<file path="design/flow/run.sh">
#!/bin/bash
# the make line also repeats each setting of config.mk as NAME=value (left out here)
make -C /OpenROAD-flow-scripts/flow DESIGN_CONFIG=/design/flow/config.mk WORK_HOME=/design/flow/orfs CLKGATE_MAP_FILE= finish
</file>
<file path="design/flow/config.mk">
export PLATFORM = sky130hd
export DESIGN_NAME = axi_to_apb_bridge
export DESIGN_NICKNAME = axi_to_apb_bridge
export VERILOG_FILES = /design/flow/design.v
export SDC_FILE = /design/flow/constraint.sdc
export NUM_CORES = 4
export LEC_CHECK = 0
export ABC_AREA = 1
export CAP_MARGIN = 20
export CORE_MARGIN = 2
export CORE_UTILIZATION = 70
export CTS_CLUSTER_DIAMETER = 200
export CTS_CLUSTER_SIZE = 68
export HOLD_SLACK_MARGIN = -0.1
export PLACE_DENSITY_LB_ADDON = 0.28
export SLEW_MARGIN = 0
</file>
<file path="design/flow/constraint.sdc">
create_clock -name core_clock -period 1.84 [get_ports {clk}]
set_input_delay 0.3680 -clock core_clock [delete_from_list [all_inputs] [get_ports {clk}]]
set_output_delay 0.3680 -clock core_clock [all_outputs]
set_load 0.01 [all_outputs]
</file>
<file path="design/flow/design.v">
`timescale 1ns / 1ps
module axi_to_apb_bridge (
    input  logic        clk,
    input  logic        rst_n,
    input  logic [31:0] awaddr,
    input  logic        awvalid,
    output logic        awready,
    input  logic [31:0] wdata,
    input  logic        wvalid,
    output logic        wready,
    output logic        bvalid,
    input  logic        bready,
    output logic        PSEL,
    output logic        PENABLE,
    output logic        PWRITE,
    output logic [31:0] PADDR,
    output logic [31:0] PWDATA
);
    typedef enum logic [2:0] {IDLE, SETUP, ACCESS, WAIT_DONE} state_t;
    state_t state;
    logic [31:0] addr_reg;
    int burst_cnt;
    localparam int burst_len = 4;
    always_ff @(posedge clk or negedge rst_n) begin
        if (!rst_n) begin
            state     <= IDLE;
            awready   <= 0;
            wready    <= 0;
            bvalid    <= 0;
            PSEL      <= 0;
            PENABLE   <= 0;
            PWRITE    <= 0;
            PADDR     <= 0;
            PWDATA    <= 0;
            addr_reg  <= 0;
            burst_cnt <= 0;
        end else begin
            case (state)
                IDLE: begin
                    if (awvalid) begin
                        awready <= 1;
                    end
                    if (awvalid && awready) begin
                        addr_reg  <= awaddr;
                        burst_cnt <= 0;
                        awready   <= 0;
                        state     <= SETUP;
                    end
                end
                SETUP: begin
                    if (wvalid) begin
                        wready  <= 1;
                        PADDR   <= addr_reg;
                        PWDATA  <= wdata;
                        PWRITE  <= 1;
                        PSEL    <= 1;
                        state   <= ACCESS;
                    end
                end
                ACCESS: begin
                    wready  <= 0;
                    PENABLE <= 1;
                    state   <= WAIT_DONE;
                end
                WAIT_DONE: begin
                    PENABLE <= 0;
                    PSEL    <= 0;
                    PWRITE  <= 0;
                    burst_cnt <= burst_cnt + 1;
                    addr_reg  <= addr_reg + 4;
                    if (burst_cnt == burst_len - 1) begin
                        bvalid <= 1;
                        state  <= IDLE;
                    end else begin
                        state <= SETUP;
                    end
                end
            endcase
            if (bvalid && bready) begin
                bvalid <= 0;
                awready <= 1;
                burst_cnt  <= 0;
            end
        end
    end
endmodule
</file>
==> reports/qor.rpt, run 1 <==
=====================================================================================
Horizontal die dimension ...............................................       106 µm
Clock insertion delay at the later pin of the skew report ..............      0.56 ns
Clock H-tree levels ....................................................            4
Initial antenna violation count ........................................            1
Routed length on met2 ..................................................      12.4 mm
Yosys xor share ........................................................      0.00363
Number of top-level design ports .......................................          139
Crit Path Max Fanout ...................................................            5
Quantity of I/O buffers inserted on ports ..............................          138
Share of power burned in registers .....................................        0.371
First-pass DRT Iterations ..............................................           13
Area of the die ........................................................    11200 µm²
Clock Tree Buf Depth ...................................................            2
First-iteration detailed-routing DRC count .............................         1784
Maximum VDD drop .......................................................    0.00112 V
Overall routing resource usage .........................................        0.515
RSZ-0062 raised after global routing ...................................          yes
Static power due to leakage ............................................      4.88 nW
Library cells used by synthesis ........................................           35
# setup viols final ....................................................            1
Endpoint of the lowest-slack register-to-register path ................. addr_reg[20]
Cell with the most instances after synthesis ...........................      nand2_1
Status ................................................................. failed layout checks
Number of pins exceeding their max-slew limit in the final report ......            0
Met3 wirelength from detailed routing ..................................      4.73 mm
Chip Height ............................................................       106 µm
Comb pwr share .........................................................        0.387
Final instance count without filler cells ..............................         1318
Cells along the critical path .......................................... ha_1 -> nand2_1 -> nor2_4 -> nand3_2 -> nor2_1 -> nand2_1 -> nand2_1 -> nand2_1 -> nand2_1 -> nand2_1
Area fraction in compound gates after synthesis ........................       0.0832
Clock Power Share ......................................................        0.242
Mux contribution to synthesized area ...................................      0.00155
Fill cell count ........................................................          324
Inserted Clock Buffers .................................................           17
Area share of fa/ha/maj cells after synthesis ..........................      0.00345
Wire length of the first global-routing pass ...........................      44.1 mm
Category of the worst setup path capture point .........................         flop
Sum of routed wire length over all layers ..............................      29.0 mm
Failed layout checks ................................................... setup timing
Reported sequential group power ........................................      5.21 mW
Mapped Avg Cell Area ...................................................     7.12 µm²
Dominant cell type by count on the critical path .......................      nand2_1
Cell family with most CP delay ......................................... simple AND/OR/NAND/NOR gates
Post-synthesis share of cell area spent on and, or, nand and nor gates .        0.366
Dominant register cell in the synthesized netlist ......................      dfrtp_1
Clock slew at reported path FFs ........................................      0.07 ns
Count of unresolved DRC violations after routing .......................            0
Total grt overflow .....................................................            0
Post-route setup slack .................................................   -0.0815 ns
Shortest clock period the worst path allows after layout ...............      1.92 ns
Initial core utilization ...............................................        0.711
Via-to-Cell Ratio ......................................................         6.76
Cell count in the Yosys report .........................................         1018
Total net switching power ..............................................      5.79 mW
DR WL/cell .............................................................      22.0 µm
Number of gates on the worst path with buffers counted .................           10
Sum of negative setup slack ............................................   -0.0815 ns
Post-synth tally of flip-flops with integrated enable ..................            0
Cell at the root of the clock tree .....................................     clkbuf_8
Synthesis Warnings .....................................................            1
Combined flip-flop and latch cell area .................................     3430 µm²
Number of global-route vias before repair ..............................         8445
Net count reported at finish ...........................................         1240
Total number of clock tree sinks .......................................          137
Area Growth Syn to Fin .................................................        32.2%
Critical path launch point type ........................................         flop
Number of cell rows ....................................................           37
Share of the core filled with cells ....................................        0.941
Worst setup slack for register-to-register paths .......................     -0.08 ns
Clock tree from TritonCTS ..............................................          yes
Top power group ........................................................ combinational cells
Routed length on met1 ..................................................      9.00 mm
Logic area .............................................................     3370 µm²
Top-area cell share ....................................................        0.470
Post-synth seq share ...................................................        0.473
Number of warnings the tools reported ..................................           27
Cells after DPL ........................................................         1282
Worst hold slack .......................................................     0.320 ns
Via count ..............................................................         8916
Count of state elements after synthesis ................................          137
Pint ...................................................................      8.26 mW
WP data required .......................................................      2.28 ns
PnR Total Power ........................................................      14.1 mW
Largest family of logic cells by area .................................. simple AND/OR/NAND/NOR gates
Combined area of all synthesized cells .................................     7250 µm²
Worst min-delay path category .......................................... input pin to asynchronous set/reset pin
Relative slew slack ....................................................        0.700
Top post-synthesis cells by count ...................................... nand2_1, dfrtp_1, nor2_1
Ant. Diodes ............................................................            0
HPWL Detailed ..........................................................      15.1 mm
Clk power ..............................................................      3.40 mW
Critical setup path kind ............................................... flop to flop
ANT nets after route ...................................................            0
Gpl congestion .........................................................         1.00
Delay of the slowest cell on the worst path ............................      0.44 ns
Ys async rst share .....................................................         1.00
Number of hold violations in the final report ..........................            0
Post-layout period usage ...............................................         1.04
CP bufs+invs ...........................................................            0
Arrival time of data at the critical path endpoint .....................      2.36 ns
Standard cell with the maximum stage delay on the critical path ........      dfrtp_2
Uppermost signal routing layer after detailed routing ..................         met4
Most area-consuming cells after synthesis .............................. dfrtp_1, nand2_1, nor2_1
Core outline area ......................................................    10200 µm²
P_comb .................................................................      5.44 mW
Number of cells produced by synthesis ..................................         1018
Tally of max-capacitance violations ....................................            0
Top cell type by total area after synthesis ............................      dfrtp_1
Sw Ratio ...............................................................        0.412
Critical path startpoint ...............................................  addr_reg[3]
Pwr/cell area ..........................................................  1470 nW/µm²
Number of nets produced by synthesis ...................................         1089
Yosys chip area ........................................................     7250 µm²
Worst-margin pin slew ..................................................     0.446 ns
Worst clock skew .......................................................    0.0160 ns
Worst reg2reg path startpoint ..........................................  addr_reg[3]
Maximum number of pins on one net before global-route repair ...........           45
Achievable frequency ...................................................    0.520 GHz
Worst reg2reg path depth ...............................................           10
Critical path capture point ............................................ addr_reg[20]
=====================================================================================
==> cell type report <==
cell class / instances / share of cell area
clock inverter: 8 / 0.00993
multi-input combinational: 758 / 0.352
tap: 136 / 0.0178
clock buffer: 24 / 0.0481
sequential: 137 / 0.358
timing repair buffer: 163 / 0.178
inverter: 92 / 0.0363
==> stage by stage <==
step	setup slack (ns)	instance area (µm²)
2_1_floorplan	0.431	7250
3_3_place_gp	0.0521	8900
3_5_place_dp	-0.00833	8900
4_1_cts	0.000201	9460
5_1_grt	-0.0829	9580
6_report	-0.0815	9580
==> metal layers <==
metal  GRT usage  vias to the layer above
met3       0.186                      375
met4       0.311                        0
li1            -                     3500
met1       0.622                     3917
met5           0                        -
met2       0.790                     1124
==> timing repair <==
item	in CTS	in global routing
endpoints found under the setup margin	25	44
setup buffers	2	1
hold buffers	1	0
pin swaps	0	1
resized	25	46
hold endpoints to repair	39	0
==> run 2, diff against run 1 <==
- ABC_AREA: 1 -> not set
- CORE_UTILIZATION: 70 -> 58
- CTS_CLUSTER_DIAMETER: 200 -> not set
- CTS_CLUSTER_SIZE: 68 -> not set
- HOLD_SLACK_MARGIN: -0.1 -> not set
- PLACE_DENSITY_LB_ADDON: 0.28 -> not set
- SLEW_MARGIN: 0 -> 20
- clock period: 1.84 -> 2.57 ns (I/O delays scaled with it)
==> reports/qor.rpt, run 2 <==
=====================================================================================
Status .................................................................  timing/DRC/antenna clean
Critical setup path kind ............................................... flop to flop
Post-layout period usage ...............................................        0.871
Library cells used by synthesis ........................................           59
Total net switching power ..............................................      3.41 mW
Delay of the slowest cell on the worst path ............................      0.62 ns
Initial antenna violation count ........................................            1
Inserted Clock Buffers .................................................           17
Cell at the root of the clock tree .....................................    clkbuf_16
Ant. Diodes ............................................................            0
Clock tree from TritonCTS ..............................................          yes
Initial core utilization ...............................................        0.596
Dominant register cell in the synthesized netlist ......................      dfrtp_1
Horizontal die dimension ...............................................       113 µm
Cells along the critical path .......................................... ha_1 -> nand3_1 -> nor4_4 -> nand3_1 -> mux2i_1 -> a21oi_1
Pwr/cell area ..........................................................  1120 nW/µm²
Overall routing resource usage .........................................        0.285
Sum of negative setup slack ............................................         0 ns
Cts hold-fix bufs ......................................................            0
Post-synthesis share of cell area spent on and, or, nand and nor gates .        0.171
Post-route setup slack .................................................     0.332 ns
Maximum number of pins on one net before global-route repair ...........           64
Static power due to leakage ............................................      3.82 nW
Net count reported at finish ...........................................          855
Count of state elements after synthesis ................................          137
Worst hold slack .......................................................    0.0725 ns
Maximum VDD drop .......................................................    0.00107 V
Worst setup slack for register-to-register paths .......................      0.33 ns
Largest family of logic cells by area .................................. simple AND/OR/NAND/NOR gates
Sw Ratio ...............................................................        0.340
Fill cell count ........................................................          779
Synthesis Warnings .....................................................            1
Total number of clock tree sinks .......................................          137
Critical path capture point ............................................ addr_reg[16]
Wire length of the first global-routing pass ...........................      28.6 mm
Clk power ..............................................................      2.38 mW
Tally of max-capacitance violations ....................................            0
Combined area of all synthesized cells .................................     6830 µm²
Area share of fa/ha/maj cells after synthesis ..........................      0.00366
Number of cell rows ....................................................           39
Sum of routed wire length over all layers ..............................      17.6 mm
Clock slew at reported path FFs ........................................      0.06 ns
Number of global-route vias before repair ..............................         5661
Arrival time of data at the critical path endpoint .....................      2.52 ns
Mux contribution to synthesized area ...................................        0.169
Area of the die ........................................................    12700 µm²
First-pass DRT Iterations ..............................................            5
Cell family with most CP delay ......................................... simple AND/OR/NAND/NOR gates
Number of nets produced by synthesis ...................................          714
Yosys xor share ........................................................       0.0103
Crit Path Max Fanout ...................................................            9
RSZ-0062 raised after global routing ...................................           no
HPWL Detailed ..........................................................      12.1 mm
Post-synth seq share ...................................................        0.502
First-iteration detailed-routing DRC count .............................          486
Area Growth Syn to Fin .................................................        31.6%
Number of warnings the tools reported ..................................           29
Number of hold violations in the final report ..........................            0
Pint ...................................................................      6.63 mW
Worst reg2reg path depth ...............................................            6
Shortest clock period the worst path allows after layout ...............      2.24 ns
Number of buffers inserted to repair setup after CTS ...................            0
Most area-consuming cells after synthesis .............................. dfrtp_1, mux2_2, nand2_1
Worst min-delay path category .......................................... input pin to asynchronous set/reset pin
Critical path startpoint ...............................................  addr_reg[2]
Worst slack at placement ...............................................     0.313 ns
Chip Height ............................................................       113 µm
Area fraction in compound gates after synthesis ........................        0.113
Achievable frequency ...................................................    0.447 GHz
CP bufs+invs ...........................................................            0
Gates resized, CTS repair ..............................................            0
Clock insertion delay at the later pin of the skew report ..............      0.43 ns
WP data required .......................................................      2.85 ns
Mapped Avg Cell Area ...................................................     10.6 µm²
P_comb .................................................................      3.83 mW
Top-area cell share ....................................................        0.498
Critical path launch point type ........................................         flop
# setup viols final ....................................................            0
Cell with the most instances after synthesis ...........................      dfrtp_1
Gpl congestion .........................................................        0.901
ANT nets after route ...................................................            0
Via count ..............................................................         5797
Ys async rst share .....................................................         1.00
Share of power burned in registers .....................................        0.381
Number of pins exceeding their max-slew limit in the final report ......            0
Number of cells produced by synthesis ..................................          643
Worst-margin pin slew ..................................................     0.701 ns
Endpoint of the lowest-slack register-to-register path ................. addr_reg[16]
Clock H-tree levels ....................................................            4
DR WL/cell .............................................................      18.7 µm
Comb pwr share .........................................................        0.382
Cell count in the Yosys report .........................................          643
Post-synth tally of flip-flops with integrated enable ..................            0
Count of unresolved DRC violations after routing .......................            0
Yosys chip area ........................................................     6830 µm²
Core outline area ......................................................    11500 µm²
Top power group ........................................................ sequential cells
Reported sequential group power ........................................      3.83 mW
Quantity of I/O buffers inserted on ports ..............................          138
Worst clock skew .......................................................   0.00653 ns
Worst reg2reg path startpoint ..........................................  addr_reg[2]
Via-to-Cell Ratio ......................................................         6.17
Number of top-level design ports .......................................          139
Category of the worst setup path capture point .........................         flop
Dominant cell type by count on the critical path .......................      nand3_1
Clock Tree Buf Depth ...................................................            2
Standard cell with the maximum stage delay on the critical path ........       nor4_4
Relative slew slack ....................................................        0.533
Number of gates on the worst path with buffers counted .................            6
Top post-synthesis cells by count ...................................... dfrtp_1, mux2_2, nand2_1
Clock Power Share ......................................................        0.237
Total grt overflow .....................................................            0
Top cell type by total area after synthesis ............................      dfrtp_1
=====================================================================================
run 2: metal layers:
layer / global-route usage / up-vias / share of wire
met5: 0 / - / 0
met4: 0.0870 / 0 / 0.018
met3: 0.0913 / 24 / 0.084
met2: 0.442 / 244 / 0.47
met1: 0.385 / 2866 / 0.43
li1: - / 2663 / -
run 2: through the flow:
step	util	power (mW)	cells	instance area, µm²
4_1_cts	0.784	10.1	939	8990
2_1_floorplan	-	5.83	643	6830
5_1_grt	0.784	10.6	939	8990
3_5_place_dp	0.734	7.64	908	8420
6_report	0.784	10.0	939	8990
3_3_place_gp	0.734	7.45	908	8420
run 2: final cells by class:
class	count	area, µm²	share of cell area
sequential	137	3430	0.382
multi-input combinational	457	3190	0.355
timing repair buffer	160	1570	0.175
clock buffer	23	478	0.0532
tap	143	179	0.0199
clock inverter	8	95.1	0.0106
inverter	11	41.3	0.00459
==> run 3, diff against run 2 <==
- ABC_AREA: not set -> 1
- CELL_PAD_IN_SITES_DETAIL_PLACEMENT: not set -> 1
- CORE_MARGIN: 2 -> 5
- CORE_UTILIZATION: 58 -> 52
- CTS_CLUSTER_DIAMETER: not set -> 342
- GPL_ROUTABILITY_DRIVEN: not set -> 0
- GPL_TIMING_DRIVEN: not set -> 0
- HOLD_SLACK_MARGIN: not set -> -0.04
- MIN_ROUTING_LAYER: not set -> met2
- SETUP_SLACK_MARGIN: not set -> 1.08
- TNS_END_PERCENT: not set -> 50
- clock period: 2.57 -> 5.0 ns (I/O delays scaled with it)
==> reports/qor.rpt, run 3 <==
=====================================================================================
Count of state elements after synthesis ................................          137
HPWL Detailed ..........................................................      22.0 mm
Mapped Avg Cell Area ...................................................     7.12 µm²
Number of top-level design ports .......................................          139
Most area-consuming cells after synthesis .............................. dfrtp_1, nand2_1, nor2_1
Post-synth tally of flip-flops with integrated enable ..................            0
Status ................................................................. aborted with a tool error
Area share of fa/ha/maj cells after synthesis ..........................      0.00345
Area fraction in compound gates after synthesis ........................       0.0832
Total placed instance area .............................................     8880 µm²
Top-area cell share ....................................................        0.470
Quantity of I/O buffers inserted on ports ..............................          138
Post-synthesis share of cell area spent on and, or, nand and nor gates .        0.366
Cell with the most instances after synthesis ...........................      nand2_1
Synthesis Warnings .....................................................            1
Horizontal die dimension ...............................................       128 µm
Core outline area ......................................................    13800 µm²
Error text reported by the tool ........................................ [ERROR DPL-0033] detailed placement checks failed during check placement.
Yosys chip area ........................................................     7250 µm²
Top cell type by total area after synthesis ............................      dfrtp_1
Worst slack at placement ...............................................      2.11 ns
Library cells used by synthesis ........................................           35
Number of cell rows ....................................................           43
Top post-synthesis cells by count ...................................... nand2_1, dfrtp_1, nor2_1
Area of the die ........................................................    16400 µm²
Initial core utilization ...............................................        0.526
Number of nets produced by synthesis ...................................         1089
Post-synth seq share ...................................................        0.473
Combined area of all synthesized cells .................................     7250 µm²
Yosys xor share ........................................................      0.00363
Cell count in the Yosys report .........................................         1018
Mux contribution to synthesized area ...................................      0.00155
Chip Height ............................................................       128 µm
Failed at ..............................................................      4_1_cts
Largest family of logic cells by area .................................. simple AND/OR/NAND/NOR gates
Ys async rst share .....................................................         1.00
Dominant register cell in the synthesized netlist ......................      dfrtp_1
Number of cells produced by synthesis ..................................         1018
=====================================================================================
-- run 3: stage by stage --
step	hold slack [ns]	power, mW	instances
detailed placement	0.404	3.80	1337
global placement	0.398	3.59	1336
floorplan	0.369	2.71	1018
==> run 4, diff against run 3 <==
- ABC_AREA: 1 -> not set
- CAP_MARGIN: 20 -> 40
- CELL_PAD_IN_SITES_DETAIL_PLACEMENT: 1 -> not set
- CORE_ASPECT_RATIO: not set -> 0.5
- CORE_MARGIN: 5 -> 2
- CORE_UTILIZATION: 52 -> 61
- CTS_CLUSTER_DIAMETER: 342 -> 102
- CTS_CLUSTER_SIZE: not set -> 16
- GPL_TIMING_DRIVEN: 0 -> not set
- HOLD_SLACK_MARGIN: -0.04 -> not set
- MAX_ROUTING_LAYER: not set -> met5
- MIN_ROUTING_LAYER: met2 -> met1
- SETUP_SLACK_MARGIN: 1.08 -> not set
- SLEW_MARGIN: 20 -> 40
- TNS_END_PERCENT: 50 -> not set
- clock period: 5.0 -> 4.02 ns (I/O delays scaled with it)
==> reports/qor.rpt, run 4 <==
=====================================================================================
Pint ...................................................................      4.25 mW
Number of warnings the tools reported ..................................           28
Critical path launch point type ........................................    input pin
Top cell type by total area after synthesis ............................      dfrtp_1
Standard cell with the maximum stage delay on the critical path ........     a311oi_1
Pwr/cell area ..........................................................   729 nW/µm²
Post-layout period usage ...............................................        0.678
Clk power ..............................................................      1.63 mW
Total grt overflow .....................................................            0
Tally of max-capacitance violations ....................................            0
Worst reg2reg path startpoint ..........................................     state[3]
Critical path capture point ............................................ burst_cnt[11]
Shortest clock period the worst path allows after layout ...............      2.73 ns
# setup viols final ....................................................            0
Number of cell rows ....................................................           27
Gates resized, CTS repair ..............................................            0
Area Growth Syn to Fin .................................................        30.4%
Number of gates on the worst path with buffers counted .................            6
Area of the die ........................................................    12100 µm²
Number of top-level design ports .......................................          139
Dominant register cell in the synthesized netlist ......................      dfrtp_1
Cell with the most instances after synthesis ...........................      dfrtp_1
Status .................................................................  timing/DRC/antenna clean
ANT nets after route ...................................................            0
Clock H-tree levels ....................................................            4
Number of cells produced by synthesis ..................................          643
Number of hold violations in the final report ..........................            0
Area share of fa/ha/maj cells after synthesis ..........................      0.00366
Top power group ........................................................ sequential cells
RSZ-0062 raised after global routing ...................................           no
Worst-margin pin slew ..................................................     0.771 ns
Endpoint of the lowest-slack register-to-register path ................. burst_cnt[20]
Post-synthesis share of cell area spent on and, or, nand and nor gates .        0.171
Worst reg2reg path depth ...............................................            4
PnR Total Power ........................................................      6.49 mW
Delay of the slowest cell on the worst path ............................      0.75 ns
DR WL/cell .............................................................      19.2 µm
Most area-consuming cells after synthesis .............................. dfrtp_1, mux2_2, nand2_1
Horizontal die dimension ...............................................       154 µm
Ys async rst share .....................................................         1.00
Clock Tree Buf Depth ...................................................            2
Clock tree from TritonCTS ..............................................          yes
Comb pwr share .........................................................        0.372
Count of unresolved DRC violations after routing .......................            0
Achievable frequency ...................................................    0.367 GHz
Initial core utilization ...............................................        0.624
WP data required .......................................................      4.38 ns
Net count reported at finish ...........................................          839
Synthesis Warnings .....................................................            1
Reported sequential group power ........................................      2.45 mW
Post-synth seq share ...................................................        0.502
Count of state elements after synthesis ................................          137
First-pass DRT Iterations ..............................................            5
Mux contribution to synthesized area ...................................        0.169
Crit Path Max Fanout ...................................................           17
Post-synth tally of flip-flops with integrated enable ..................            0
Inserted Clock Buffers .................................................           17
Static power due to leakage ............................................      3.75 nW
Cts hold-fix bufs ......................................................            0
Top-area cell share ....................................................        0.498
Critical setup path kind ............................................... input pin to flop
Area fraction in compound gates after synthesis ........................        0.113
Via-to-Cell Ratio ......................................................         6.16
Sum of routed wire length over all layers ..............................      17.7 mm
Number of pins exceeding their max-slew limit in the final report ......            0
Initial antenna violation count ........................................            0
Via count ..............................................................         5702
Arrival time of data at the critical path endpoint .....................      3.08 ns
Category of the worst setup path capture point .........................         flop
Sum of negative setup slack ............................................         0 ns
HPWL Detailed ..........................................................      11.6 mm
First-iteration detailed-routing DRC count .............................          484
Total number of clock tree sinks .......................................          137
Worst clock skew .......................................................   0.00776 ns
Cells along the critical path .......................................... clkdlybuf4s50_1 -> nand3_2 -> a311oi_1 -> nand2_1 -> nor4b_1 -> a21o_1
Clock insertion delay at the later pin of the skew report ..............      0.42 ns
Worst min-delay path category .......................................... input pin to asynchronous set/reset pin
Mapped Avg Cell Area ...................................................     10.6 µm²
Sw Ratio ...............................................................        0.346
Overall routing resource usage .........................................        0.305
Largest family of logic cells by area .................................. simple AND/OR/NAND/NOR gates
Cell at the root of the clock tree .....................................    clkbuf_16
Share of power burned in registers .....................................        0.377
Top post-synthesis cells by count ...................................... dfrtp_1, mux2_2, nand2_1
P_comb .................................................................      2.42 mW
Ant. Diodes ............................................................            0
Total net switching power ..............................................      2.25 mW
Critical path startpoint ...............................................      awvalid
Maximum VDD drop .......................................................   0.000447 V
Clock Power Share ......................................................        0.251
Chip Height ............................................................      78.8 µm
Library cells used by synthesis ........................................           59
Cell count in the Yosys report .........................................          643
Combined area of all synthesized cells .................................     6830 µm²
Core outline area ......................................................    10900 µm²
Wire length of the first global-routing pass ...........................      29.3 mm
Worst setup slack for register-to-register paths .......................      1.61 ns
Clock slew at reported path FFs ........................................      0.06 ns
Cell family with most CP delay ......................................... AND-OR/OR-AND gates
Maximum number of pins on one net before global-route repair ...........           96
Quantity of I/O buffers inserted on ports ..............................          138
Yosys chip area ........................................................     6830 µm²
Yosys xor share ........................................................       0.0103
Number of buffers inserted to repair setup after CTS ...................            0
Relative slew slack ....................................................        0.483
Number of global-route vias before repair ..............................         5833
Number of nets produced by synthesis ...................................          714
CP bufs+invs ...........................................................            1
=====================================================================================
-- run 4: layout make-up --
class | instances | area [µm²]
sequential | 137 | 3430
timing repair buffer | 144 | 1440
tap | 145 | 181
inverter | 11 | 41.3
clock buffer | 18 | 439
multi-input combinational | 457 | 3200
clock inverter | 14 | 171
fill | 670 | 2040
-- run 4: stage by stage --
step | instances | util | hold slack (ns) | instance area, µm² | setup slack, ns
after floorplan | 643 | - | 0.390 | 6830 | 1.92
after global placement | 894 | 0.757 | 0.413 | 8290 | 0.968
after detailed placement | 894 | 0.757 | 0.408 | 8290 | 0.889
after CTS | 926 | 0.813 | 0.435 | 8900 | 1.34
after global routing | 926 | 0.814 | 0.450 | 8910 | 1.14
final | 926 | 0.814 | 0.382 | 8910 | 1.29
-- run 4: per-layer routing --
metal | wire length [µm] | GRT usage | share of wire | up-vias
met5 | 0 | 0 | 0 | -
met1 | 7360 | 0.375 | 0.41 | 2859
met3 | 1480 | 0.115 | 0.083 | 25
met4 | 256 | 0.0872 | 0.014 | 0
li1 | - | - | - | 2647
met2 | 8650 | 0.512 | 0.49 | 171
==> run 5, diff against run 4 <==
- CAP_MARGIN: 40 -> 20
- CORE_ASPECT_RATIO: 0.5 -> not set
- CORE_UTILIZATION: 61 -> 40
- CTS_CLUSTER_DIAMETER: 102 -> 288
- CTS_CLUSTER_SIZE: 16 -> 98
- GPL_ROUTABILITY_DRIVEN: 0 -> not set
- HOLD_SLACK_MARGIN: not set -> -0.1
- MAX_ROUTING_LAYER: met5 -> not set
- MIN_ROUTING_LAYER: met1 -> not set
- SETUP_SLACK_MARGIN: not set -> 0.25
- SLEW_MARGIN: 40 -> 20
- TNS_END_PERCENT: not set -> 20
- clock period: 4.02 -> 5.0 ns (I/O delays scaled with it)
==> reports/qor.rpt, run 5 <==
=====================================================================================
Core outline area ......................................................    16600 µm²
Clock H-tree levels ....................................................            4
Clock Tree Buf Depth ...................................................            2
Achievable frequency ...................................................    0.314 GHz
Gates resized, CTS repair ..............................................            0
PnR Total Power ........................................................      5.17 mW
Overall routing resource usage .........................................        0.197
Post-synthesis share of cell area spent on and, or, nand and nor gates .        0.171
Critical setup path kind ............................................... input pin to flop
Cell with the most instances after synthesis ...........................      dfrtp_1
Yosys xor share ........................................................       0.0103
Total net switching power ..............................................      1.80 mW
Endpoint of the lowest-slack register-to-register path ................. burst_cnt[11]
Hold path depth ........................................................            0
Critical path startpoint ...............................................      awvalid
Pint ...................................................................      3.37 mW
Sw Ratio ...............................................................        0.348
Worst slack at placement ...............................................      1.39 ns
Delay of the slowest cell on the worst path ............................      0.78 ns
Area Growth Syn to Fin .................................................        31.4%
Combined area of all synthesized cells .................................     6830 µm²
ANT nets after route ...................................................            0
Critical path launch point type ........................................    input pin
Cells along the critical path .......................................... clkdlybuf4s50_1 -> nand3_2 -> a311oi_1 -> nand2_1 -> nor4b_1 -> a21o_1
Cts hold-fix bufs ......................................................            0
Mux contribution to synthesized area ...................................        0.169
Number of pins exceeding their max-slew limit in the final report ......            0
Share of power burned in registers .....................................        0.376
Via-to-Cell Ratio ......................................................         5.57
Static power due to leakage ............................................      3.75 nW
Number of buffers inserted to repair setup after CTS ...................            0
Number of nets produced by synthesis ...................................          714
Top post-synthesis cells by count ...................................... dfrtp_1, mux2_2, nand2_1
Maximum VDD drop .......................................................   0.000302 V
Number of global-route vias before repair ..............................         5449
Post-layout period usage ...............................................        0.636
Status .................................................................  timing/DRC/antenna clean
Area fraction in compound gates after synthesis ........................        0.113
Clock tree from TritonCTS ..............................................          yes
Pwr/cell area ..........................................................   576 nW/µm²
Library cells used by synthesis ........................................           59
Number of warnings the tools reported ..................................           26
Reported sequential group power ........................................      1.94 mW
Synthesis Warnings .....................................................            1
Share of the core filled with cells ....................................        0.539
WP data required .......................................................      5.36 ns
Comb pwr share .........................................................        0.371
Count of state elements after synthesis ................................          137
Crit Path Max Fanout ...................................................           28
Dominant register cell in the synthesized netlist ......................      dfrtp_1
Startpoint of the lowest-slack hold path ...............................     state[1]
Worst hold slack .......................................................     0.420 ns
Wire length of the first global-routing pass ...........................      28.4 mm
First-pass DRT Iterations ..............................................            5
First-iteration detailed-routing DRC count .............................          408
Worst setup slack for register-to-register paths .......................      2.42 ns
# setup viols final ....................................................            0
Quantity of I/O buffers inserted on ports ..............................          138
Clock slew at reported path FFs ........................................      0.06 ns
Number of cell rows ....................................................           47
Initial antenna violation count ........................................            0
Most area-consuming cells after synthesis .............................. dfrtp_1, mux2_2, nand2_1
Post-route setup slack .................................................      1.82 ns
Number of hold violations in the final report ..........................            0
Category of the worst setup path capture point .........................         flop
Critical path capture point ............................................ burst_cnt[11]
Worst reg2reg path startpoint ..........................................     state[0]
Top power group ........................................................ sequential cells
Sum of routed wire length over all layers ..............................      17.3 mm
Clk power ..............................................................      1.31 mW
Top-area cell share ....................................................        0.498
Relative slew slack ....................................................        0.361
Standard cell with the maximum stage delay on the critical path ........     a311oi_1
Shortest clock period the worst path allows after layout ...............      3.18 ns
Number of top-level design ports .......................................          139
Number of gates on the worst path with buffers counted .................            6
Top cell type by total area after synthesis ............................      dfrtp_1
DR WL/cell .............................................................      17.3 µm
Ys async rst share .....................................................         1.00
Worst-margin pin slew ..................................................     0.950 ns
Cell at the root of the clock tree .....................................    clkbuf_16
Cell family with most CP delay ......................................... simple AND/OR/NAND/NOR gates
CP bufs+invs ...........................................................            1
RSZ-0062 raised after global routing ...................................           no
Clock insertion delay at the later pin of the skew report ..............      0.43 ns
Horizontal die dimension ...............................................       135 µm
Clock Power Share ......................................................        0.254
Maximum number of pins on one net before global-route repair ...........           61
Number of cells produced by synthesis ..................................          643
Total grt overflow .....................................................            0
P_comb .................................................................      1.92 mW
Tally of max-capacitance violations ....................................            0
Worst clock skew .......................................................   0.00922 ns
Worst reg2reg path depth ...............................................            5
Via count ..............................................................         5569
Area share of fa/ha/maj cells after synthesis ..........................      0.00366
Area of the die ........................................................    18100 µm²
Capture endpoint of the worst hold path ................................     state[3]
Total number of clock tree sinks .......................................          137
Arrival time of data at the critical path endpoint .....................      3.54 ns
Net count reported at finish ...........................................          838
Worst min-delay path category .......................................... flop to flop
Mapped Avg Cell Area ...................................................     10.6 µm²
Post-synth seq share ...................................................        0.502
Ant. Diodes ............................................................            0
Sum of negative setup slack ............................................         0 ns
HPWL Detailed ..........................................................      12.1 mm
Gpl congestion .........................................................        0.871
Count of unresolved DRC violations after routing .......................            0
Largest family of logic cells by area .................................. simple AND/OR/NAND/NOR gates
Initial core utilization ...............................................        0.410
Inserted Clock Buffers .................................................           17
Cell count in the Yosys report .........................................          643
Yosys chip area ........................................................     6830 µm²
Chip Height ............................................................       135 µm
Post-synth tally of flip-flops with integrated enable ..................            0
=====================================================================================
-- run 5: cell type report --
| type | instances | area, µm² |
|---|---|---|
| flip-flops and latches | 137 | 3430 |
| fillers | 1465 | 7670 |
| inverters | 11 | 41.3 |
| multi-input cells | 457 | 3190 |
| repair buffers | 143 | 1420 |
| clock inverters | 15 | 190 |
| well taps | 220 | 275 |
| clock buffers | 17 | 425 |
-- run 5: metrics by stage --
| stage | std cells | area, µm² |
|---|---|---|
| floorplan | 643 | 6830 |
| global placement | 968 | 8360 |
| detailed placement | 968 | 8360 |
| CTS | 1000 | 8970 |
| global route | 1000 | 8970 |
| finish | 1000 | 8970 |
-- run 5: metal layers --
layer	wire length [µm]	vias up	GRT usage
li1	-	2627	-
met4	197	0	0.0509
met2	8010	164	0.300
met3	1230	23	0.0679
met5	0	-	0
met1	7830	2755	0.271
==> run 6, diff against run 5 <==
- CTS_CLUSTER_DIAMETER: 288 -> not set
- CTS_CLUSTER_SIZE: 98 -> not set
- HOLD_SLACK_MARGIN: -0.1 -> not set
- SETUP_SLACK_MARGIN: 0.25 -> not set
- TNS_END_PERCENT: 20 -> not set
- clock period: 5.0 -> 3.78 ns (I/O delays scaled with it)
==> reports/qor.rpt, run 6 <==
=====================================================================================
Post-synthesis share of cell area spent on and, or, nand and nor gates .        0.171
Comb pwr share .........................................................        0.376
Crit Path Max Fanout ...................................................           13
PnR Total Power ........................................................      6.69 mW
Static power due to leakage ............................................      3.72 nW
Area share of fa/ha/maj cells after synthesis ..........................      0.00366
Shortest clock period the worst path allows after layout ...............      2.63 ns
Count of unresolved DRC violations after routing .......................            0
Net count reported at finish ...........................................          839
Sum of negative setup slack ............................................         0 ns
Worst setup slack for register-to-register paths .......................      1.33 ns
Worst-margin pin slew ..................................................      1.00 ns
Total number of clock tree sinks .......................................          137
Area fraction in compound gates after synthesis ........................        0.113
Worst hold slack .......................................................     0.422 ns
DR WL/cell .............................................................      17.2 µm
HPWL Detailed ..........................................................      11.9 mm
Horizontal die dimension ...............................................       135 µm
First-iteration detailed-routing DRC count .............................          327
Cell at the root of the clock tree .....................................    clkbuf_16
Worst reg2reg path depth ...............................................            5
Number of pins exceeding their max-slew limit in the final report ......            0
Number of cell rows ....................................................           47
WP data required .......................................................      4.15 ns
Inserted Clock Buffers .................................................           17
Area of the die ........................................................    18100 µm²
Via-to-Cell Ratio ......................................................         5.59
Worst reg2reg path startpoint ..........................................     state[3]
Cell family with most CP delay ......................................... simple AND/OR/NAND/NOR gates
Chip Height ............................................................       135 µm
Critical path startpoint ...............................................      awvalid
Endpoint of the lowest-slack register-to-register path ................. burst_cnt[11]
Relative slew slack ....................................................        0.325
Yosys chip area ........................................................     6830 µm²
Top post-synthesis cells by count ...................................... dfrtp_1, mux2_2, nand2_1
Number of nets produced by synthesis ...................................          714
Share of power burned in registers .....................................        0.387
Clock tree from TritonCTS ..............................................          yes
Reported sequential group power ........................................      2.59 mW
Cells along the critical path .......................................... clkdlybuf4s50_1 -> nand3_2 -> a311oi_1 -> nand2_1 -> nor4b_1 -> a21o_1
Combined area of all synthesized cells .................................     6830 µm²
First-pass DRT Iterations ..............................................            5
P_comb .................................................................      2.51 mW
Clock slew at reported path FFs ........................................      0.06 ns
Gpl congestion .........................................................        0.811
Core outline area ......................................................    16600 µm²
Wire length of the first global-routing pass ...........................      28.6 mm
Mapped Avg Cell Area ...................................................     10.6 µm²
Sum of routed wire length over all layers ..............................      17.2 mm
Cell with the most instances after synthesis ...........................      dfrtp_1
Category of the worst setup path capture point .........................         flop
Critical path capture point ............................................ burst_cnt[11]
Total net switching power ..............................................      2.37 mW
Clock H-tree levels ....................................................            4
Total grt overflow .....................................................            0
Standard cell with the maximum stage delay on the critical path ........     a311oi_1
Clock Tree Buf Depth ...................................................            2
Arrival time of data at the critical path endpoint .....................      3.00 ns
Top power group ........................................................ sequential cells
Sw Ratio ...............................................................        0.355
RSZ-0062 raised after global routing ...................................           no
Ant. Diodes ............................................................            0
Number of buffers inserted to repair setup after CTS ...................            0
Quantity of I/O buffers inserted on ports ..............................          138
Ys async rst share .....................................................         1.00
Tally of max-capacitance violations ....................................            0
ANT nets after route ...................................................            0
Cell count in the Yosys report .........................................          643
Initial antenna violation count ........................................            0
Number of hold violations in the final report ..........................            0
Yosys xor share ........................................................       0.0103
Library cells used by synthesis ........................................           59
Largest family of logic cells by area .................................. simple AND/OR/NAND/NOR gates
Clk power ..............................................................      1.59 mW
Clock Power Share ......................................................        0.237
Achievable frequency ...................................................    0.380 GHz
Number of global-route vias before repair ..............................         5505
Via count ..............................................................         5591
Initial core utilization ...............................................        0.410
Post-synth tally of flip-flops with integrated enable ..................            0
Synthesis Warnings .....................................................            1
CP bufs+invs ...........................................................            1
Number of warnings the tools reported ..................................           28
Status .................................................................  timing/DRC/antenna clean
Most area-consuming cells after synthesis .............................. dfrtp_1, mux2_2, nand2_1
Overall routing resource usage .........................................        0.199
Post-layout period usage ...............................................        0.695
Top cell type by total area after synthesis ............................      dfrtp_1
Number of cells produced by synthesis ..................................          643
Clock insertion delay at the later pin of the skew report ..............      0.42 ns
Top-area cell share ....................................................        0.498
Pint ...................................................................      4.31 mW
Maximum number of pins on one net before global-route repair ...........          114
Maximum VDD drop .......................................................   0.000385 V
# setup viols final ....................................................            0
Number of gates on the worst path with buffers counted .................            6
Critical path launch point type ........................................    input pin
Critical setup path kind ............................................... input pin to flop
Post-synth seq share ...................................................        0.502
Area Growth Syn to Fin .................................................        30.7%
Worst min-delay path category .......................................... input pin to asynchronous set/reset pin
Dominant register cell in the synthesized netlist ......................      dfrtp_1
Number of top-level design ports .......................................          139
Mux contribution to synthesized area ...................................        0.169
Cts hold-fix bufs ......................................................            0
Gates resized, CTS repair ..............................................            0
Worst clock skew .......................................................   0.00637 ns
Pwr/cell area ..........................................................   749 nW/µm²
Delay of the slowest cell on the worst path ............................      0.70 ns
Count of state elements after synthesis ................................          137
=====================================================================================
-- run 6: per-layer routing --
layer / routed length [µm] / track usage / vias to the layer above
met4: 128 / 0.0503 / 0
met3: 1280 / 0.0702 / 12
met2: 7920 / 0.302 / 161
li1: - / - / 2648
met1: 7920 / 0.273 / 2770
met5: 0 / 0 / -
-- run 6: area by class of cell --
cell class	count	area, µm²
sequential	137	3430
clock inverter	15	131
multi-input combinational	457	3190
inverter	11	41.3
timing repair buffer	144	1430
tap	220	275
fill	1445	7720
clock buffer	17	425
-- run 6: stage by stage --
stage | area (µm²) | util | setup slack (ns) | cells
floorplan | 6830 | - | 1.73 | 643
CTS | 8920 | 0.536 | 1.17 | 1001
global route | 8930 | 0.536 | 1.03 | 1001
detailed placement | 8370 | 0.503 | 0.720 | 969
global placement | 8370 | 0.503 | 0.878 | 969
finish | 8930 | 0.536 | 1.15 | 1001
==> run 7, diff against run 6 <==
- ABC_AREA: not set -> 0
- CELL_PAD_IN_SITES_DETAIL_PLACEMENT: not set -> 1
- CELL_PAD_IN_SITES_GLOBAL_PLACEMENT: not set -> 1
- CORE_ASPECT_RATIO: not set -> 0.55
- CORE_MARGIN: 2 -> 5
- CORE_UTILIZATION: 40 -> 52
- CTS_CLUSTER_DIAMETER: not set -> 226
- GPL_ROUTABILITY_DRIVEN: not set -> 0
- GPL_TIMING_DRIVEN: not set -> 0
- MIN_ROUTING_LAYER: not set -> met1
- PLACE_DENSITY: not set -> 0.88
- SETUP_SLACK_MARGIN: not set -> -0.18
- TNS_END_PERCENT: not set -> 50
- clock period: 3.78 -> 2.43 ns (I/O delays scaled with it)
==> reports/qor.rpt, run 7 <==
=====================================================================================
Status ................................................................. failed layout checks
Failed layout checks ................................................... setup timing
ANT nets after route ...................................................            0
Sw Ratio ...............................................................        0.421
Pint ...................................................................      6.93 mW
Area Growth Syn to Fin .................................................        32.7%
Net count reported at finish ...........................................          871
Share of power burned in registers .....................................        0.345
Clk power ..............................................................      2.74 mW
Number of nets produced by synthesis ...................................          714
Post-layout period usage ...............................................         1.13
Initial core utilization ...............................................        0.526
HPWL Detailed ..........................................................      18.2 mm
Top-area cell share ....................................................        0.498
First-pass DRT Iterations ..............................................            5
Yosys xor share ........................................................       0.0103
Logic area .............................................................     3200 µm²
Endpoint of the lowest-slack register-to-register path ................. addr_reg[28]
Peak-usage layer in the global routing report ..........................         met2
Worst min-delay path category .......................................... input pin to asynchronous set/reset pin
Clock slew at reported path FFs ........................................      0.08 ns
Core outline area ......................................................    13000 µm²
Critical path launch point type ........................................    input pin
Reported sequential group power ........................................      4.13 mW
Post-synthesis share of cell area spent on and, or, nand and nor gates .        0.171
Delay of the slowest cell on the worst path ............................      0.68 ns
Worst reg2reg path depth ...............................................            6
Number of hold violations in the final report ..........................            0
Cell with the most instances after synthesis ...........................      dfrtp_1
Count of unresolved DRC violations after routing .......................            0
Via-to-Cell Ratio ......................................................         7.10
Total placed instance area .............................................     8470 µm²
Sum of negative setup slack ............................................     -3.34 ns
Horizontal die dimension ...............................................       165 µm
Clock Power Share ......................................................        0.229
Static power due to leakage ............................................      3.80 nW
Cells along the critical path .......................................... clkdlybuf4s50_1 -> a21bo_2 -> clkbuf_1 -> buf_1 -> o22ai_1 -> a21oi_1
Share of the core filled with cells ....................................        0.698
Mapped Avg Cell Area ...................................................     10.6 µm²
Worst slack at placement ...............................................    -0.589 ns
Combined flip-flop and latch cell area .................................     3430 µm²
Critical setup path kind ............................................... input pin to flop
Total grt overflow .....................................................            0
Wire length of the first global-routing pass ...........................      47.9 mm
Clock H-tree levels ....................................................            4
Relative slew slack ....................................................        0.329
Fill cell count ........................................................         1289
Dominant register cell in the synthesized netlist ......................      dfrtp_1
Crit Path Max Fanout ...................................................           10
Cell family with most CP delay ......................................... buffers and inverters
First-iteration detailed-routing DRC count .............................          913
Tally of max-capacitance violations ....................................            0
Area share of fa/ha/maj cells after synthesis ..........................      0.00366
Achievable frequency ...................................................    0.366 GHz
Final cell area excluding filler cells .................................     9060 µm²
Number of top-level design ports .......................................          139
Area of the die ........................................................    15600 µm²
Worst setup slack for register-to-register paths .......................     -0.17 ns
Number of global-route vias before repair ..............................         7631
Inserted Clock Buffers .................................................           17
Cell at the root of the clock tree .....................................    clkbuf_16
Standard cell with the maximum stage delay on the critical path ........        buf_1
Worst clock skew .......................................................    0.0165 ns
Number of gates on the worst path with buffers counted .................            6
Synthesis Warnings .....................................................            1
GR Layer Usage met1 ....................................................        0.507
PnR Total Power ........................................................      12.0 mW
Number of cell rows ....................................................           31
Total number of clock tree sinks .......................................          137
Pwr/cell area ..........................................................  1320 nW/µm²
Quantity of I/O buffers inserted on ports ..............................          138
Total net switching power ..............................................      5.03 mW
Number of cells produced by synthesis ..................................          643
Initial antenna violation count ........................................            0
Top cell type by total area after synthesis ............................      dfrtp_1
Area fraction in compound gates after synthesis ........................        0.113
Top power group ........................................................ combinational cells
Post-synth tally of flip-flops with integrated enable ..................            0
DR WL/cell .............................................................      31.7 µm
Number of buffers inserted to repair setup after CTS ...................            0
Sum of routed wire length over all layers ..............................      31.5 mm
Overall routing resource usage .........................................        0.415
Number of pins exceeding their max-slew limit in the final report ......            0
Count of state elements after synthesis ................................          137
Chip Height ............................................................      95.0 µm
Post-synth seq share ...................................................        0.502
Grt met2 use ...........................................................        0.675
Most area-consuming cells after synthesis .............................. dfrtp_1, mux2_2, nand2_1
Shortest clock period the worst path allows after layout ...............      2.73 ns
GRT met3 Usage .........................................................        0.135
Clock tree from TritonCTS ..............................................          yes
Critical path startpoint ...............................................      awvalid
Maximum VDD drop .......................................................   0.000765 V
Post-route setup slack .................................................    -0.305 ns
Top post-synthesis cells by count ...................................... dfrtp_1, mux2_2, nand2_1
Via count ..............................................................         7053
Number of warnings the tools reported ..................................           27
Yosys chip area ........................................................     6830 µm²
Library cells used by synthesis ........................................           59
Worst-margin pin slew ..................................................     0.999 ns
# setup viols final ....................................................           24
Maximum number of pins on one net before global-route repair ...........           80
Comb pwr share .........................................................        0.426
Clock Tree Buf Depth ...................................................            2
Arrival time of data at the critical path endpoint .....................      3.09 ns
Ys async rst share .....................................................         1.00
Largest family of logic cells by area .................................. simple AND/OR/NAND/NOR gates
Worst reg2reg path startpoint ..........................................  addr_reg[3]
WP data required .......................................................      2.78 ns
Clock insertion delay at the later pin of the skew report ..............      0.45 ns
CP bufs+invs ...........................................................            3
Mux contribution to synthesized area ...................................        0.169
Critical path capture point ............................................ addr_reg[20]
Category of the worst setup path capture point .........................         flop
Cell count in the Yosys report .........................................          643
P_comb .................................................................      5.10 mW
Ant. Diodes ............................................................            0
RSZ-0062 raised after global routing ...................................          yes
Combined area of all synthesized cells .................................     6830 µm²
=====================================================================================
run 7: timing repair:
item                                    CTS  global route
endpoints found under the setup margin    7            10
hold buffers                              0             0
gates resized                             1             2
gates cloned                              0             0
run 7: stage by stage:
stage,hold WS (ns),std cells
final,0.0286,994
after global routing,0.0689,994
after CTS,0.0534,994
after detailed placement,0.416,963
after global placement,0.404,962
after floorplan,0.190,643
run 7: final cells by class:
cell class              count  area share
repair buffers            139       0.156
clock buffers              17      0.0469
multi-input cells         457       0.353
inverters                  11     0.00456
well taps                 181      0.0250
flip-flops and latches    137       0.378
clock inverters            15      0.0177
plain buffers              37      0.0184
run 7: layer usage:
metal	wire length [µm]	vias up	part of all wire
li1	-	2702	-
met1	11600	3538	0.37
met2	14500	622	0.46
met3	3660	191	0.12
met4	1750	0	0.055
met5	0	-	0
==> run 8, diff against run 7 <==
- ABC_AREA: 0 -> not set
- CELL_PAD_IN_SITES_DETAIL_PLACEMENT: 1 -> not set
- CELL_PAD_IN_SITES_GLOBAL_PLACEMENT: 1 -> not set
- CORE_ASPECT_RATIO: 0.55 -> not set
- CORE_MARGIN: 5 -> 2
- CORE_UTILIZATION: 52 -> 40
- CTS_CLUSTER_DIAMETER: 226 -> not set
- GPL_ROUTABILITY_DRIVEN: 0 -> not set
- GPL_TIMING_DRIVEN: 0 -> not set
- MIN_ROUTING_LAYER: met1 -> not set
- PLACE_DENSITY: 0.88 -> not set
- SETUP_SLACK_MARGIN: -0.18 -> -0.13
- TNS_END_PERCENT: 50 -> not set
- clock period: 2.43 -> 3.26 ns (I/O delays scaled with it)
==> reports/qor.rpt, run 8 <==
=====================================================================================
Status .................................................................  timing/DRC/antenna clean
Pint ...................................................................      5.19 mW
Top power group ........................................................ sequential cells
Total net switching power ..............................................      2.65 mW
Endpoint of the lowest-slack register-to-register path ................. addr_reg[31]
Cells along the critical path .......................................... clkdlybuf4s50_1 -> nand3_2 -> a311oi_1 -> nand2_1 -> nor4b_1 -> a21o_1
Shortest clock period the worst path allows after layout ...............      2.44 ns
First-iteration detailed-routing DRC count .............................          319
Relative slew slack ....................................................        0.324
Yosys chip area ........................................................     6830 µm²
Number of warnings the tools reported ..................................           26
First-pass DRT Iterations ..............................................            5
# setup viols final ....................................................            0
Crit Path Max Fanout ...................................................           13
Achievable frequency ...................................................    0.410 GHz
Number of cells produced by synthesis ..................................          643
Reported sequential group power ........................................      2.97 mW
Yosys xor share ........................................................       0.0103
Post-layout period usage ...............................................        0.749
Horizontal die dimension ...............................................       135 µm
Area fraction in compound gates after synthesis ........................        0.113
Critical path launch point type ........................................    input pin
Sw Ratio ...............................................................        0.338
Standard cell with the maximum stage delay on the critical path ........     a311oi_1
ANT nets after route ...................................................            0
Worst-margin pin slew ..................................................      1.01 ns
Combined flip-flop and latch cell area .................................     3430 µm²
Number of nets produced by synthesis ...................................          714
Clock tree from TritonCTS ..............................................          yes
Area of the die ........................................................    18100 µm²
Ys async rst share .....................................................         1.00
Gpl congestion .........................................................        0.798
Area share of fa/ha/maj cells after synthesis ..........................      0.00366
Static power due to leakage ............................................      3.75 nW
Fill cell count ........................................................         1444
Category of the worst setup path capture point .........................         flop
Overall routing resource usage .........................................        0.199
Sum of negative setup slack ............................................         0 ns
Ant. Diodes ............................................................            0
Dominant register cell in the synthesized netlist ......................      dfrtp_1
Count of unresolved DRC violations after routing .......................            0
Cell at the root of the clock tree .....................................    clkbuf_16
Number of buffers inserted to repair setup after CTS ...................            0
Post-synthesis share of cell area spent on and, or, nand and nor gates .        0.171
Cell count in the Yosys report .........................................          643
Critical path startpoint ...............................................      awvalid
Clock insertion delay at the later pin of the skew report ..............      0.42 ns
Initial antenna violation count ........................................            1
Sum of routed wire length over all layers ..............................      17.2 mm
Number of top-level design ports .......................................          139
Critical path capture point ............................................ burst_cnt[11]
Synthesis Warnings .....................................................            1
Count of state elements after synthesis ................................          137
Arrival time of data at the critical path endpoint .....................      2.80 ns
Clock slew at reported path FFs ........................................      0.06 ns
Top-area cell share ....................................................        0.498
Number of global-route vias before repair ..............................         5493
Total grt overflow .....................................................            0
Mapped Avg Cell Area ...................................................     10.6 µm²
Library cells used by synthesis ........................................           59
HPWL Detailed ..........................................................      11.8 mm
Cell with the most instances after synthesis ...........................      dfrtp_1
Top cell type by total area after synthesis ............................      dfrtp_1
Clock Power Share ......................................................        0.244
Quantity of I/O buffers inserted on ports ..............................          138
Largest family of logic cells by area .................................. simple AND/OR/NAND/NOR gates
Gates resized, CTS repair ..............................................            0
Maximum number of pins on one net before global-route repair ...........           62
Worst reg2reg path startpoint ..........................................  addr_reg[4]
Via count ..............................................................         5554
CP bufs+invs ...........................................................            1
Initial core utilization ...............................................        0.410
Core outline area ......................................................    16600 µm²
Number of gates on the worst path with buffers counted .................            6
Number of hold violations in the final report ..........................            0
Wire length of the first global-routing pass ...........................      28.4 mm
P_comb .................................................................      2.96 mW
Clock Tree Buf Depth ...................................................            2
Worst setup slack for register-to-register paths .......................      0.85 ns
Total number of clock tree sinks .......................................          137
Most area-consuming cells after synthesis .............................. dfrtp_1, mux2_2, nand2_1
Net count reported at finish ...........................................          842
Worst reg2reg path depth ...............................................            5
Number of cell rows ....................................................           47
Via-to-Cell Ratio ......................................................         5.54
Area Growth Syn to Fin .................................................        31.6%
Post-synth seq share ...................................................        0.502
Comb pwr share .........................................................        0.377
Pwr/cell area ..........................................................   872 nW/µm²
Worst clock skew .......................................................   0.00752 ns
Number of pins exceeding their max-slew limit in the final report ......            0
Worst min-delay path category .......................................... input pin to asynchronous set/reset pin
Clk power ..............................................................      1.92 mW
Tally of max-capacitance violations ....................................            0
Clock H-tree levels ....................................................            4
PnR Total Power ........................................................      7.84 mW
Cell family with most CP delay ......................................... AND-OR/OR-AND gates
DR WL/cell .............................................................      17.2 µm
WP data required .......................................................      3.62 ns
Mux contribution to synthesized area ...................................        0.169
Critical setup path kind ............................................... input pin to flop
Chip Height ............................................................       135 µm
Post-synth tally of flip-flops with integrated enable ..................            0
Inserted Clock Buffers .................................................           17
Logic area .............................................................     3190 µm²
Share of power burned in registers .....................................        0.378
Top post-synthesis cells by count ...................................... dfrtp_1, mux2_2, nand2_1
Delay of the slowest cell on the worst path ............................      0.71 ns
Maximum VDD drop .......................................................   0.000434 V
RSZ-0062 raised after global routing ...................................           no
Combined area of all synthesized cells .................................     6830 µm²
Cts hold-fix bufs ......................................................            0
=====================================================================================
-- run 8: layout make-up --
class | instances | share of cell area
Clock inverter | 10 | 0.0132
Sequential cell | 137 | 0.382
Tap cell | 220 | 0.0306
Inverter | 11 | 0.00459
Multi-Input combinational cell | 457 | 0.355
Timing Repair Buffer | 147 | 0.163
Clock buffer | 20 | 0.0519
-- run 8: per-layer routing --
metal / global-route usage / share of wire / wire (µm)
met1: 0.279 / 0.47 / 8070
met2: 0.289 / 0.45 / 7700
met3: 0.0747 / 0.075 / 1300
met4: 0.0538 / 0.0083 / 143
met5: 0 / 0.00064 / 11
-- run 8: metrics by stage --
step	utilization	hold slack (ns)	instances	setup slack (ns)	area [µm²]
after floorplan	-	0.356	643	1.31	6830
after global placement	0.505	0.410	972	0.477	8400
after detailed placement	0.505	0.424	972	0.391	8400
after CTS	0.540	0.230	1002	0.832	8990
after global routing	0.540	0.252	1002	0.528	8990
final	0.540	0.212	1002	0.819	8990
==> run 9, diff against run 8 <==
- ABC_AREA: not set -> 1
- CAP_MARGIN: 20 -> 25
- CELL_PAD_IN_SITES_DETAIL_PLACEMENT: not set -> 0
- CORE_ASPECT_RATIO: not set -> 1.43
- CORE_UTILIZATION: 40 -> 36
- GPL_ROUTABILITY_DRIVEN: not set -> 0
- GPL_TIMING_DRIVEN: not set -> 0
- MIN_ROUTING_LAYER: not set -> met2
- SETUP_SLACK_MARGIN: -0.13 -> 0.34
- clock period: 3.26 -> 4.24 ns (I/O delays scaled with it)
==> reports/qor.rpt, run 9 <==
=====================================================================================
Total net switching power ..............................................      2.18 mW
Maximum number of pins on one net before global-route repair ...........           80
Clock tree from TritonCTS ..............................................          yes
# setup viols final ....................................................            0
Count of state elements after synthesis ................................          137
Dominant register cell in the synthesized netlist ......................      dfrtp_1
Cell count in the Yosys report .........................................         1018
Endpoint of the lowest-slack register-to-register path ................. burst_cnt[21]
Status ................................................................. failed layout checks
Clk power ..............................................................      1.50 mW
Total number of clock tree sinks .......................................          137
Number of buffers inserted to repair setup after CTS ...................            0
Category of the worst setup path capture point .........................  output port
Initial antenna violation count ........................................            0
Critical setup path kind ............................................... flop to output port
Worst clock skew .......................................................   0.00922 ns
Number of cell rows ....................................................           62
Tally of max-capacitance violations ....................................            0
Post-synth tally of flip-flops with integrated enable ..................            0
Cell at the root of the clock tree .....................................    clkbuf_16
Sum of routed wire length over all layers ..............................      22.8 mm
Number of gates on the worst path with buffers counted .................            1
Failed layout checks ...................................................          DRC
Arrival time of data at the critical path endpoint .....................      1.47 ns
Top power group ........................................................ sequential cells
Routed length on met2 ..................................................      12.2 mm
Comb pwr share .........................................................        0.370
Worst hold slack .......................................................     0.366 ns
Standard cell with the maximum stage delay on the critical path ........ clkdlybuf4s50_1
Critical path launch point type ........................................         flop
Clock insertion delay at the later pin of the skew report ..............      0.43 ns
Post-synthesis share of cell area spent on and, or, nand and nor gates .        0.366
Mux contribution to synthesized area ...................................      0.00155
Met3 wirelength from detailed routing ..................................      8.12 mm
P_comb .................................................................      2.16 mW
Number of pins exceeding their max-slew limit in the final report ......            0
Reported sequential group power ........................................      2.17 mW
Shortest clock period the worst path allows after layout ...............      2.31 ns
Synthesis Warnings .....................................................            1
Pint ...................................................................      3.66 mW
HPWL Detailed ..........................................................      16.5 mm
Cells along the critical path .......................................... clkdlybuf4s50_1
ANT nets after route ...................................................            0
Quantity of I/O buffers inserted on ports ..............................          138
PnR Total Power ........................................................      5.84 mW
Post-route setup slack .................................................      1.93 ns
Number of hold violations in the final report ..........................            0
Ant. Diodes ............................................................            0
Top-area cell share ....................................................        0.470
First-pass DRT Iterations ..............................................           55
Cell family with most CP delay ......................................... buffers and inverters
Combined area of all synthesized cells .................................     7250 µm²
Relative slew slack ....................................................        0.600
Ys async rst share .....................................................         1.00
Yosys chip area ........................................................     7250 µm²
Achievable frequency ...................................................    0.432 GHz
WP data required .......................................................      3.39 ns
Post-synth seq share ...................................................        0.473
Library cells used by synthesis ........................................           35
Gates resized, CTS repair ..............................................            0
Via-to-Cell Ratio ......................................................         6.91
Number of top-level design ports .......................................          139
Clock H-tree levels ....................................................            4
Area share of fa/ha/maj cells after synthesis ..........................      0.00345
Top post-synthesis cells by count ...................................... nand2_1, dfrtp_1, nor2_1
Chip Height ............................................................       174 µm
Delay of the slowest cell on the worst path ............................      0.59 ns
Horizontal die dimension ...............................................       123 µm
Clock slew at reported path FFs ........................................      0.07 ns
Cell with the most instances after synthesis ...........................      nand2_1
Critical path startpoint ...............................................       bvalid
Routed length on met1 ..................................................         0 µm
Worst setup slack for register-to-register paths .......................      2.38 ns
First-iteration detailed-routing DRC count .............................         1941
Cts hold-fix bufs ......................................................            0
Uppermost signal routing layer after detailed routing ..................         met5
Initial core utilization ...............................................        0.363
Worst-margin pin slew ..................................................     0.600 ns
Sw Ratio ...............................................................        0.373
Critical path capture point ............................................       bvalid
Area fraction in compound gates after synthesis ........................       0.0832
Share of the core filled with cells ....................................        0.480
Number of warnings the tools reported ..................................           26
Clock Tree Buf Depth ...................................................            2
Area Growth Syn to Fin .................................................        32.0%
Core outline area ......................................................    19900 µm²
Static power due to leakage ............................................      4.41 nW
Area of the die ........................................................    21300 µm²
Crit Path Max Fanout ...................................................            3
Clock Power Share ......................................................        0.258
Maximum VDD drop .......................................................   0.000299 V
Total grt overflow .....................................................            0
Largest family of logic cells by area .................................. simple AND/OR/NAND/NOR gates
Worst reg2reg path startpoint ..........................................       bvalid
Wire length of the first global-routing pass ...........................      35.6 mm
DR WL/cell .............................................................      15.8 µm
Count of unresolved DRC violations after routing .......................            2
Sum of negative setup slack ............................................         0 ns
Net count reported at finish ...........................................         1247
Worst reg2reg path depth ...............................................            8
Worst slack at placement ...............................................      1.61 ns
Number of nets produced by synthesis ...................................         1089
Number of global-route vias before repair ..............................        10147
CP bufs+invs ...........................................................            1
Mapped Avg Cell Area ...................................................     7.12 µm²
Worst min-delay path category .......................................... input pin to asynchronous set/reset pin
Inserted Clock Buffers .................................................           17
Via count ..............................................................         9984
Top cell type by total area after synthesis ............................      dfrtp_1
Most area-consuming cells after synthesis .............................. dfrtp_1, nand2_1, nor2_1
Number of cells produced by synthesis ..................................         1018
Pwr/cell area ..........................................................   610 nW/µm²
Share of power burned in registers .....................................        0.372
Post-layout period usage ...............................................        0.546
Yosys xor share ........................................................      0.00363
Overall routing resource usage .........................................        0.323
RSZ-0062 raised after global routing ...................................           no
=====================================================================================
==> run 9: per-layer routing <==
metal / global-route usage / vias up
li1: - / 3483
met1: - / 3685
met2: 0.422 / 2506
met3: 0.391 / 308
met4: 0.0718 / 2
met5: 0.0529 / -
==> run 9: area by class of cell <==
class,instances,area [µm²]
Buffer,31,150
Clock buffer,19,443
Clock inverter,13,145
Fill cell,2014,10400
Inverter,92,348
Multi-Input combinational cell,758,3320
Sequential cell,137,3430
Tap cell,256,320
Timing Repair Buffer,139,1410
==> run 9: per-stage QoR <==
stage,cells,instance area [µm²]
final,1445,9570
after global routing,1445,9570
after CTS,1445,9570
after detailed placement,1413,8980
after global placement,1412,8950
after floorplan,1018,7250
==> run 10, diff against run 9 <==
- CAP_MARGIN: 25 -> 20
- CELL_PAD_IN_SITES_DETAIL_PLACEMENT: 0 -> not set
- CORE_ASPECT_RATIO: 1.43 -> not set
- CORE_MARGIN: 2 -> 5
- CORE_UTILIZATION: 36 -> 40
- CTS_CLUSTER_DIAMETER: not set -> 342
- GPL_ROUTABILITY_DRIVEN: 0 -> not set
- GPL_TIMING_DRIVEN: 0 -> not set
- HOLD_SLACK_MARGIN: not set -> -0.04
- MIN_ROUTING_LAYER: met2 -> not set
- SETUP_SLACK_MARGIN: 0.34 -> 1.08
- clock period: 4.24 -> 5.0 ns (I/O delays scaled with it)
==> reports/qor.rpt, run 10 <==
=====================================================================================
Status .................................................................  timing/DRC/antenna clean
Dominant cell type by count on the critical path .......................      nand2_1
Area share of fa/ha/maj cells after synthesis ..........................      0.00345
Top post-synthesis cells by count ...................................... nand2_1, dfrtp_1, nor2_1
Via-to-Cell Ratio ......................................................         4.85
Post-layout period usage ...............................................        0.564
Maximum number of pins on one net before global-route repair ...........           71
ANT nets after route ...................................................            0
Comb pwr share .........................................................        0.351
Ant. Diodes ............................................................            0
Startpoint of the lowest-slack hold path ...............................     state[1]
Post-synth tally of flip-flops with integrated enable ..................            0
First-pass DRT Iterations ..............................................            5
Number of warnings the tools reported ..................................           26
Number of buffers inserted to repair setup after CTS ...................            0
Chip Height ............................................................       145 µm
Number of global-route vias before repair ..............................         6537
Total number of clock tree sinks .......................................          137
CP bufs+invs ...........................................................            2
Number of hold violations in the final report ..........................            0
Post-synth seq share ...................................................        0.473
Clock Power Share ......................................................        0.271
Logic area .............................................................     3320 µm²
Top power group ........................................................ sequential cells
Arrival time of data at the critical path endpoint .....................      3.18 ns
Count of unresolved DRC violations after routing .......................            0
Gates resized, CTS repair ..............................................            0
Pint ...................................................................      3.07 mW
First-iteration detailed-routing DRC count .............................          486
Combined flip-flop and latch cell area .................................     3430 µm²
Endpoint of the lowest-slack register-to-register path ................. burst_cnt[11]
Worst reg2reg path depth ...............................................            6
Initial core utilization ...............................................        0.405
DR WL/cell .............................................................      15.0 µm
Initial antenna violation count ........................................            0
Cell at the root of the clock tree .....................................    clkbuf_16
Total net switching power ..............................................      1.79 mW
Most area-consuming cells after synthesis .............................. dfrtp_1, nand2_1, nor2_1
Delay of the slowest cell on the worst path ............................      0.99 ns
Met3 wirelength from detailed routing ..................................      1.14 mm
Mapped Avg Cell Area ...................................................     7.12 µm²
Total placed instance area .............................................     8790 µm²
Clock H-tree levels ....................................................            4
Routed length on met2 ..................................................      10.1 mm
Count of state elements after synthesis ................................          137
Number of cell rows ....................................................           49
Critical path launch point type ........................................         flop
RSZ-0062 raised after global routing ...................................           no
Clock tree from TritonCTS ..............................................          yes
Sw Ratio ...............................................................        0.368
Capture endpoint of the worst hold path ................................     state[3]
Final cell area excluding filler cells .................................     9390 µm²
Clock slew at reported path FFs ........................................      0.07 ns
Clk power ..............................................................      1.32 mW
WP data required .......................................................      5.36 ns
Total grt overflow .....................................................            0
Horizontal die dimension ...............................................       145 µm
Routed length on met1 ..................................................      9.23 mm
Cell with the most instances after synthesis ...........................      nand2_1
Reported sequential group power ........................................      1.84 mW
Worst reg2reg path startpoint ..........................................     state[3]
Core outline area ......................................................    17900 µm²
Relative slew slack ....................................................        0.366
Mux contribution to synthesized area ...................................      0.00155
Area Growth Syn to Fin .................................................        29.6%
Share of power burned in registers .....................................        0.378
Largest family of logic cells by area .................................. simple AND/OR/NAND/NOR gates
Clock insertion delay at the later pin of the skew report ..............      0.43 ns
Top-area cell share ....................................................        0.470
Number of nets produced by synthesis ...................................         1089
Yosys chip area ........................................................     7250 µm²
Area of the die ........................................................    20900 µm²
Top cell type by total area after synthesis ............................      dfrtp_1
Static power due to leakage ............................................      4.34 nW
Critical path startpoint ...............................................     state[3]
Synthesis Warnings .....................................................            1
Area fraction in compound gates after synthesis ........................       0.0832
Library cells used by synthesis ........................................           35
Standard cell with the maximum stage delay on the critical path ........      dfrtp_2
Inserted Clock Buffers .................................................           17
Worst hold slack .......................................................     0.413 ns
Number of top-level design ports .......................................          139
Dominant register cell in the synthesized netlist ......................      dfrtp_1
Hold path depth ........................................................            0
Cell count in the Yosys report .........................................         1018
Crit Path Max Fanout ...................................................           53
Worst clock skew .......................................................   0.00966 ns
Tally of max-capacitance violations ....................................            0
Number of cells produced by synthesis ..................................         1018
Worst setup slack for register-to-register paths .......................      2.18 ns
Critical setup path kind ............................................... flop to flop
Net count reported at finish ...........................................         1218
Maximum VDD drop .......................................................   0.000293 V
Quantity of I/O buffers inserted on ports ..............................          138
Number of pins exceeding their max-slew limit in the final report ......            0
Clock Tree Buf Depth ...................................................            2
Cell family with most CP delay .........................................   flip-flops
Via count ..............................................................         6740
Sum of negative setup slack ............................................         0 ns
Post-synthesis share of cell area spent on and, or, nand and nor gates .        0.366
Achievable frequency ...................................................    0.355 GHz
Worst min-delay path category .......................................... flop to flop
Cells along the critical path .......................................... inv_1 -> nand2_1 -> nand2_1 -> inv_1 -> nand2_1 -> a21oi_1
HPWL Detailed ..........................................................      15.0 mm
Yosys xor share ........................................................      0.00363
Ys async rst share .....................................................         1.00
Worst-margin pin slew ..................................................     0.951 ns
Critical path capture point ............................................ burst_cnt[11]
Shortest clock period the worst path allows after layout ...............      2.82 ns
# setup viols final ....................................................            0
Fill cell count ........................................................         1812
Gpl congestion .........................................................        0.875
Uppermost signal routing layer after detailed routing ..................         met4
Cts hold-fix bufs ......................................................            0
Category of the worst setup path capture point .........................         flop
Combined area of all synthesized cells .................................     7250 µm²
Number of gates on the worst path with buffers counted .................            6
P_comb .................................................................      1.71 mW
Wire length of the first global-routing pass ...........................      33.7 mm
Overall routing resource usage .........................................        0.206
Pwr/cell area ..........................................................   517 nW/µm²
Sum of routed wire length over all layers ..............................      20.8 mm
=====================================================================================
-- run 10: final cells by class --
class,count,area share
multi-input combinational,758,0.353
clock buffer,17,0.0453
inverter,92,0.0370
tap,229,0.0305
timing repair buffer,141,0.150
sequential,137,0.365
clock inverter,15,0.0189
-- run 10: layer usage --
layer / track usage / vias up
met1: 0.259 / 3098
met3: 0.0559 / 26
met4: 0.0623 / 0
met2: 0.347 / 154
met5: 0 / -
li1: - / 3462
-- run 10: per-stage QoR --
| step | std cells | total power [mW] | setup slack [ns] | util |
|---|---|---|---|---|
| after floorplan | 1018 | 2.71 | 3.16 | - |
| after global placement | 1357 | 3.57 | 1.80 | 0.491 |
| after detailed placement | 1357 | 3.59 | 1.79 | 0.491 |
| after CTS | 1389 | 4.92 | 2.12 | 0.525 |
| after global routing | 1389 | 5.23 | 1.91 | 0.525 |
| final | 1389 | 4.86 | 2.18 | 0.525 |
Power and IR drop assume default switching activity.
